run 1:
// apb_fifo
module apb_fifo (
    input  wire                   clk,         
    input  wire                   rst,         
    input  wire                   psel,        
    input  wire [3:0]            paddr,       
    input  wire [31:0]            pwdata,      
    input  wire                   penable,     
    input  wire                   pwrite,      
    output reg  [31:0]            prdata,      
    output reg                    pready       
);
parameter DEPTH = 16;   
parameter idle = 0, check_op = 1, write_data = 2, read_data =3,send_ready = 4;
reg [2:0] state;
reg [3:0] addr ;
 reg [31:0] wdata,rdata;
  reg [31:0] mem [0:15];
reg [3:0] wr_ptr;    
reg [3:0] rd_ptr;    
reg [4:0] count;     
reg [1:0] cwait;
always @(posedge clk or negedge rst) begin
    if (rst == 0) begin
        for(int i = 0; i<16;i++)
        begin
        mem[i] <= 0;
        end
        wr_ptr <= 0;
        rd_ptr <= 0;
        count <= 0;
        pready <= 0;
        state   <= idle;
        pready <= 0;
        prdata <= 0;
        addr   <= 0;
        wdata  <= 0;
        rdata  <= 0;
        cwait  <= 0;
    end else begin
        case(state)
        idle:
        begin
            wr_ptr <= 0;
            rd_ptr <= 0;
            count <= 0;
            pready <= 0;
            prdata <= 0;
            addr   <= 0;
            wdata  <= 0;
            rdata  <= 0;
            cwait  <= 0;
            state <= check_op;
        end
        check_op:
        begin
  ...
For scale: roughly 2,100 cells after synthesis, ~74 I/O pins.
Settings: LEC_CHECK=0, ABC_AREA=0, CAP_MARGIN=25, CORE_ASPECT_RATIO=1.11, CORE_MARGIN=2, CORE_UTILIZATION=72, CTS_CLUSTER_SIZE=35, GPL_TIMING_DRIVEN=1, PLACE_DENSITY=0.36, SLEW_MARGIN=35; clock period 1.89 ns.
run.sh (not shown) runs the stock make flow with config.mk's settings and CLKGATE_MAP_FILE=.
The layout from run 1, despite a flow that completed every stage, fails the layout checks, with the failing checks listed as setup timing.
The inputs of run 2 differ from those of run 1 as listed below.
- CORE_UTILIZATION now 15, was 72
- PLACE_DENSITY no longer set, was 0.36
- GPL_TIMING_DRIVEN now 0, was 1
- SETUP_SLACK_MARGIN now 0.42, previously not set
- PLACE_DENSITY_LB_ADDON now 0.08, previously not set
- the clock period (ns, I/O delays scaled along) now 3.12, was 1.89
[summary]
- Run 2 ended up with nor2_2 as its highest-delay cell along the critical path; run 1 ended up with dfrtp_4.
- Run 2 vs. run 1: clock latency at the later pin of the worst-skew pair went up, design area now larger, global-route usage saw a decrease, routed wire length up 42,000 um.
- Summary of run 1 and run 2: one run falls short of a clean finish, namely run 1.
diff inputs: run 2 => run 3
- ABC_AREA removed (was 0)
- CAP_MARGIN changed from 25 to 20
- CORE_UTILIZATION changed from 15 to 72
- CTS_CLUSTER_SIZE changed from 35 to 15
- CORE_ASPECT_RATIO removed (was 1.11)
- SLEW_MARGIN changed from 35 to 20
- GPL_TIMING_DRIVEN removed (was 0)
- SETUP_SLACK_MARGIN removed (was 0.42)
- PLACE_DENSITY_LB_ADDON removed (was 0.08)
- the clock period (ns, I/O delays scaled along) changed from 3.12 to 1.89
[summary]
Run 3 finished all stages; layout check result: FAIL, due to setup timing.
Of run 3 and run 2, the lower number of detailed-routing iterations run before antenna repair belongs to run 2.
For the final cycle utilization of the critical path, run 3 came in 24 points higher than run 2 did.
Max logic gate share of total power across run 3 and run 2: run 3
Run 2 ended up with nor2_2 as its slowest cell on the critical path; run 3 ended up with dfrtp_2.
The count of multi-input combinational gates on run 3 is in line with that on run 2.
Changes in run 4 relative to run 3:
- setting MIN_ROUTING_LAYER to met2 for the first time
- setting TNS_END_PERCENT to 25 for the first time
- removing CTS_CLUSTER_SIZE (formerly 15)
- changing CORE_UTILIZATION from 72 to 40
- setting ABC_AREA to 1 for the first time
- setting SETUP_SLACK_MARGIN to 1.29 for the first time
- setting HOLD_SLACK_MARGIN to 0.07 for the first time
- changing the clock period (ns, I/O delays scaled along) from 1.89 to 5.0
[summary]
Run 4 ended with every stage complete and zero timing, DRC or antenna violations. From run 3 to run 4 the numbers moved as follows: worst hold slack moved up; number of cells produced by synthesis rose by 1,197; worst setup slack +1.88 ns.
What run 5 does differently from run 4 at the input level:
- SETUP_SLACK_MARGIN: 1.29 -> 0.46
- ABC_AREA: 1 -> unset
- TNS_END_PERCENT: 25 -> unset
- HOLD_SLACK_MARGIN: 0.07 -> unset
- MIN_ROUTING_LAYER: met2 -> unset
- the clock period (ns, I/O delays scaled along): 5.0 -> 3.4
### Flow results
Per the final summary, run 5 finished and its layout is clean on timing, DRC and antenna. Compared with run 4, in run 5 worst-margin pin slew decreased 0.18 ns; overall power increased 56%; mapped cell area increased 2.5%; final weighted congestion in routability-driven placement increased 0.035. Synthesized-area fraction occupied by and/or/nand/nor cells: run 5 vs run 4 down 21 points. Floorplan die height of run 5 exceeds that of run 4 slightly. Run 4 vs run 5, launching instance or port of the critical path: addr[0]$_DFFE_PN0P_ vs addr[1]$_DFFE_PN0P_. Run 5 reports its slowest cell on the critical path as dfrtp_4 while run 4 reports clkinv_1.
Power figures rest on the tool's default switching activity, not on a simulated workload.
